==> maple: inputs <==
==> flow/design.v (excerpt) <==
module saw2sin
( input  var        i_clk
, input  var [15:0] i_saw
, output var [15:0] o_sin
);
clock: 70.0 ns
lec_check: 0
cap_margin: 20
core_margin: 7
core_utilization: 53
cts_cluster_diameter: 330
cts_cluster_size: 95
slew_margin: 20
tns_end_percent: 5
run.sh (not shown) runs the stock make flow with config.mk's settings and CLKGATE_MAP_FILE=.
==> garnet: changes against maple <==
Settings changed: CORE_MARGIN 7 to 2, CORE_UTILIZATION 53 to 70, CTS_CLUSTER_DIAMETER 330 to unset, CTS_CLUSTER_SIZE 95 to unset, TNS_END_PERCENT 5 to unset.
==> flow/constraint.sdc (replaced) <==
create_clock -name core_clock -period 54.0 [get_ports {i_clk}]
set_input_delay 10.8000 -clock core_clock [delete_from_list [all_inputs] [get_ports {i_clk}]]
set_output_delay 10.8000 -clock core_clock [all_outputs]
set_load 0.01 [all_outputs]
==> sierra: changes against maple <==
Settings changed: CORE_MARGIN 7 to 2, CORE_UTILIZATION 53 to 72, CTS_CLUSTER_DIAMETER 330 to 353, CTS_CLUSTER_SIZE 95 to 79, MAX_ROUTING_LAYER set to met4.
==> flow/constraint.sdc (replaced) <==
create_clock -name core_clock -period 62.6 [get_ports {i_clk}]
set_input_delay 12.5200 -clock core_clock [delete_from_list [all_inputs] [get_ports {i_clk}]]
set_output_delay 12.5200 -clock core_clock [all_outputs]
set_load 0.01 [all_outputs]
==> results <==
metric                                                                           garnet                      sierra                       maple
Run status                                                    aborted with a tool error   aborted with a tool error     complete, no violations
Failing step                                          detailed placement (3_5_place_dp)    global routing (5_1_grt)                           -
Setup slack after placement                                                           -                   -2.990 ns                   -2.014 ns
Buffers from clock root to sink, at most                                              -                           2                           2
H-tree lvl count                                                                      -                           1                           1
CTS Buf Count                                                                         -                           3                           3
Die X-Extent                                                                   255.1 µm                    251.6 µm                    302.6 µm
Die height                                                                     255.1 µm                    251.6 µm                    302.6 µm
Number of buffers inserted by hold repair at cts                                      -                           0                           0
Placed wire-length estimate after detailed placement                                  -                   107100 µm                   106100 µm
Num Clock Sinks                                                                       -                          16                          16
Cell Rows                                                                            92                          90                         105
Count of cells resized by post-cts repair                                             -                         204                          33
Cell area reported after detailed placement                                           -                 0.05087 mm²                 0.04608 mm²
Post-CTS setup buffer count                                                           -                          40                           8
Final Wtd Congestion                                                              1.066                       1.048                      0.9359
Post-Place Cells                                                                      -                        7495                        7160
Clock tree root buffer cell                                                           -  sky130_fd_sc_hd__clkbuf_16  sky130_fd_sc_hd__clkbuf_16
Core outline area                                                           0.06274 mm²                 0.06047 mm²                 0.08224 mm²
Dominant cell area share                                                         26.45%                      26.45%                      26.45%
Floorplan core density                                                           70.35%                      72.99%                      53.67%
Total die size                                                              0.06508 mm²                 0.06330 mm²                 0.09155 mm²

==> v22 <==
==> flow/design.v <==
`default_nettype none
module cordic
( input  var [15:0] i_qph  
, output var [15:0] o_sin  
);
logic [15:0] i_x;
logic [15:0] i_y;
always_comb i_x = i_qph[15] ? 16'h0000 : 16'hDBD9;
always_comb i_y = i_qph[15] ? 16'hDBD9 : 16'h0000;
logic [22:0] cordic_angle [0:18];
always_comb cordic_angle[ 0] = 23'h25C80A;  
always_comb cordic_angle[ 1] = 23'h13F670;  
always_comb cordic_angle[ 2] = 23'h0A2223;  
always_comb cordic_angle[ 3] = 23'h05161A;  
always_comb cordic_angle[ 4] = 23'h028BAF;  
always_comb cordic_angle[ 5] = 23'h0145EC;  
always_comb cordic_angle[ 6] = 23'h00A2F8;  
always_comb cordic_angle[ 7] = 23'h00517C;  
always_comb cordic_angle[ 8] = 23'h0028BE;  
always_comb cordic_angle[ 9] = 23'h00145F;  
always_comb cordic_angle[10] = 23'h000A2F;  
always_comb cordic_angle[11] = 23'h000517;  
always_comb cordic_angle[12] = 23'h00028B;  
always_comb cordic_angle[13] = 23'h000145;  
always_comb cordic_angle[14] = 23'h0000A2;  
always_comb cordic_angle[15] = 23'h000051;  
always_comb cordic_angle[16] = 23'h000028;  
always_comb cordic_angle[17] = 23'h000014;  
always_comb cordic_angle[18] = 23'h00000A;  
/*verilator lint_off UNOPTFLAT*/
logic [18:0] x [0:19];
logic [18:0] y [0:19];
logic [22:0] p [0:19];
/*verilator lint_on UNOPTFLAT*/
always_comb x[0] = {1'b0, i_x, {2{1'b0}}};
always_comb y[0] = {1'b0, i_y, {2{1'b0}}};
always_comb p[0] = {i_qph, {7{1'b0}}};
/*verilator lint_off ALWCOMBORDER*/
for (genvar i = 0; i < 19; i = i + 1) begin: l_cordic_steps
  always_comb
    if (p[i][22]) begin
      x[i+1] = x[i] + (y[i] >>> (i+1));
      y[i+1] = y[i] - (x[i] >>> (i+1));
      p[i+1] = p[i] + cordic_angle[i];
    end else begin
      x[i+1] = x[i] - (y[i] >>> (i+1));
      y[i+1] = y[i] + (x[i] >>> (i+1));
      p[i+1] = p[i] - cordic_angle[i];
    end
end
/*verilator lint_on ALWCOMBORDER*/
always_comb
  if (i_qph > 16'd65508)   o_sin = 16'hFFFE;
  else if (i_qph < 16'd32) o_sin = i_qph + (i_qph >> 1);
  else                     o_sin = y[19][17:2];
endmodule
`default_nettype none
module saw2sin
( input  var        i_clk
, input  var [15:0] i_saw
, output var [15:0] o_sin
);
logic invert;
always_comb invert = i_saw[15];
logic reverse;
always_comb reverse = i_saw[14];
logic [15:0] qsaw;
always_comb qsaw = reverse
  ? {~i_saw[13:0], 2'b11}  
  : {i_saw[13:0], 2'b01};  
logic [15:0] qsin;
cordic cordic
( .i_qph (qsaw)
, .o_sin (qsin)
);
logic [16:0] sin;
always_ff @(posedge i_clk) sin <= reverse
  ? (invert ? ~{1'b1, qsin[15:0]}           
            : {1'b1, qsin[15:0]} + 17'd1)   
  : (invert ? ~{1'b1, qsin[15:0]} + 17'd2   
            : {1'b1, qsin[15:0]} + 17'd0);  
always_comb o_sin = sin[16:1];
endmodule
==> flow/run.sh <==
#!/bin/bash
# the make line also repeats each setting of config.mk as NAME=value (left out here)
make -C /OpenROAD-flow-scripts/flow DESIGN_CONFIG=/design/flow/config.mk WORK_HOME=/design/flow/orfs CLKGATE_MAP_FILE= finish
==> flow/config.mk <==
export PLATFORM = sky130hd
export DESIGN_NAME = saw2sin
export DESIGN_NICKNAME = saw2sin
export VERILOG_FILES = /design/flow/design.v
export SDC_FILE = /design/flow/constraint.sdc
export NUM_CORES = 4
export LEC_CHECK = 0
export ABC_AREA = 1
export CAP_MARGIN = 25
export CELL_PAD_IN_SITES_DETAIL_PLACEMENT = 2
export CELL_PAD_IN_SITES_GLOBAL_PLACEMENT = 1
export CORE_ASPECT_RATIO = 1.35
export CORE_MARGIN = 2
export CORE_UTILIZATION = 28
export CTS_CLUSTER_DIAMETER = 226
export CTS_CLUSTER_SIZE = 60
export GPL_ROUTABILITY_DRIVEN = 1
export GPL_TIMING_DRIVEN = 0
export HOLD_SLACK_MARGIN = -0.09
export MAX_ROUTING_LAYER = met4
export MIN_ROUTING_LAYER = met2
export PLACE_DENSITY = 0.83
export SETUP_SLACK_MARGIN = 2.98
export SLEW_MARGIN = 20
==> flow/constraint.sdc <==
create_clock -name core_clock -period 55.4 [get_ports {i_clk}]
set_input_delay 11.0800 -clock core_clock [delete_from_list [all_inputs] [get_ports {i_clk}]]
set_output_delay 11.0800 -clock core_clock [all_outputs]
set_load 0.01 [all_outputs]
==> v18: changes against v22 <==
==> flow/config.mk (replaced) <==
export PLATFORM = sky130hd
export DESIGN_NAME = saw2sin
export DESIGN_NICKNAME = saw2sin
export VERILOG_FILES = /design/flow/design.v
export SDC_FILE = /design/flow/constraint.sdc
export NUM_CORES = 4
export LEC_CHECK = 0
export ABC_AREA = 0
export CAP_MARGIN = 10
export CELL_PAD_IN_SITES_DETAIL_PLACEMENT = 0
export CORE_MARGIN = 7
export CORE_UTILIZATION = 66
export CTS_CLUSTER_DIAMETER = 183
export CTS_CLUSTER_SIZE = 60
export GPL_ROUTABILITY_DRIVEN = 0
export GPL_TIMING_DRIVEN = 0
export PLACE_DENSITY = 0.35
export SETUP_SLACK_MARGIN = -2.0
export SLEW_MARGIN = 20
export TNS_END_PERCENT = 5
==> v34: changes against v22 <==
==> flow/config.mk (replaced) <==
export PLATFORM = sky130hd
export DESIGN_NAME = saw2sin
export DESIGN_NICKNAME = saw2sin
export VERILOG_FILES = /design/flow/design.v
export SDC_FILE = /design/flow/constraint.sdc
export NUM_CORES = 4
export LEC_CHECK = 0
export CAP_MARGIN = 20
export CORE_MARGIN = 2
export CORE_UTILIZATION = 15
export SLEW_MARGIN = 20
==> flow/constraint.sdc (replaced) <==
create_clock -name core_clock -period 76.6 [get_ports {i_clk}]
set_input_delay 15.3200 -clock core_clock [delete_from_list [all_inputs] [get_ports {i_clk}]]
set_output_delay 15.3200 -clock core_clock [all_outputs]
set_load 0.01 [all_outputs]
==> summary of the runs <==
v18 finished but fails on negative setup slack. v34 finished with timing, DRC and antenna clean. v22 died in 5_1_grt, error GRT-0116.
Of v18 and v34, v18 has the higher via count (gap about 9%, measured against v34).
In count of clock-buffer cells in the layout, v18 and v34 do not differ.
In v34 the cell count is higher than in v18, by about 40%.
Against v34, the critical path depth of v18 is higher by 32.
Of v18 and v34, v34 has the higher worst hold slack (gap 4.2 ns).
In sequential share of layout area, v34 and v18 hardly differ.
In v18 the cell area is larger than in v34, by 4.1%.

==> inputs of job 1286 <==
Starts from the design.v that is shown in full above.
clock: 62.6 ns
lec_check: 0
cap_margin: 5
core_margin: 2
core_utilization: 72
cts_cluster_size: 34
max_routing_layer: met4
slew_margin: 20
tns_end_percent: 5
==> inputs of job 1660, as changes to job 1286 <==
- ABC_AREA: default -> 1
- CAP_MARGIN: 5 -> 20
- CORE_ASPECT_RATIO: default -> 1.33
- CTS_CLUSTER_DIAMETER: default -> 312
- CTS_CLUSTER_SIZE: 34 -> 92
- MAX_ROUTING_LAYER: met4 -> default
- PLACE_DENSITY: default -> 0.35
- SETUP_SLACK_MARGIN: default -> 0.94
==> flow/constraint.sdc (replaced) <==
create_clock -name core_clock -period 19.9 [get_ports {i_clk}]
set_input_delay 3.9800 -clock core_clock [delete_from_list [all_inputs] [get_ports {i_clk}]]
set_output_delay 3.9800 -clock core_clock [all_outputs]
set_load 0.01 [all_outputs]
==> inputs of job 426, as changes to job 1286 <==
- CAP_MARGIN: 5 -> 20
- CORE_UTILIZATION: 72 -> 9
- CTS_CLUSTER_SIZE: 34 -> default
- MAX_ROUTING_LAYER: met4 -> default
- TNS_END_PERCENT: 5 -> default
==> flow/constraint.sdc (replaced) <==
create_clock -name core_clock -period 78.7 [get_ports {i_clk}]
set_input_delay 15.7400 -clock core_clock [delete_from_list [all_inputs] [get_ports {i_clk}]]
set_output_delay 15.7400 -clock core_clock [all_outputs]
set_load 0.01 [all_outputs]
==> inputs of job 2121, as changes to job 1286 <==
- CAP_MARGIN: 5 -> 20
- CORE_UTILIZATION: 72 -> 40
- CTS_CLUSTER_SIZE: 34 -> default
- MAX_ROUTING_LAYER: met4 -> default
- MIN_ROUTING_LAYER: default -> met2
- TNS_END_PERCENT: 5 -> default
==> flow/constraint.sdc (replaced) <==
create_clock -name core_clock -period 63.8 [get_ports {i_clk}]
set_input_delay 12.7600 -clock core_clock [delete_from_list [all_inputs] [get_ports {i_clk}]]
set_output_delay 12.7600 -clock core_clock [all_outputs]
set_load 0.01 [all_outputs]
==> results <==
- Of job 426 and job 2121, job 426 has the higher worst hold slack (gap 3.0 ns).
- The first-iteration DRC count of job 2121 is 4.8 times that of job 426.
- Final cell count: job 426 is larger than job 2121 (about 40%).
- Core utilization: job 426 is lower than job 2121 (45 points).
- In synthesized cell count, job 1286 and job 2121 do not differ.
- Job 1286 died in global routing with GRT-0232. Job 2121 passed the timing, DRC and antenna checks. Job 426 produced a clean layout. Job 1660 died in detailed placement, error DPL-0038.
==> figures <==
Run status: job 1286 did not finish; job 2121 complete, no violations; job 1660 did not finish; job 426 complete, no violations
Failing step: job 1286 global routing; job 2121 -; job 1660 detailed placement; job 426 -
Utilization of the core after routing: job 1286 -; job 2121 0.562; job 1660 -; job 426 0.108
# H-tree levels: job 1286 1; job 2121 1; job 1660 -; job 426 1
Combined area of all synthesized cells: job 1286 44100 µm²; job 2121 44100 µm²; job 1660 44400 µm²; job 426 44100 µm²
Most used cell, CP: job 1286 -; job 2121 a21oi_2; job 1660 -; job 426 a21oi_1
Proportion of cell area occupied by multi-input gates: job 1286 -; job 2121 0.734; job 1660 -; job 426 0.782
TritonCTS Buffers: job 1286 3; job 2121 3; job 1660 -; job 426 3
Slew at the pin with the worst max-slew slack: job 1286 -; job 2121 0.960 ns; job 1660 -; job 426 0.947 ns
MUX share of area: job 1286 0.00760; job 2121 0.00760; job 1660 0; job 426 0.00760
Routability congestion estimate from global placement: job 1286 1.05; job 2121 0.998; job 1660 1.06; job 426 0.861
Data arrival time of the critical path: job 1286 -; job 2121 62.10 ns; job 1660 -; job 426 74.06 ns
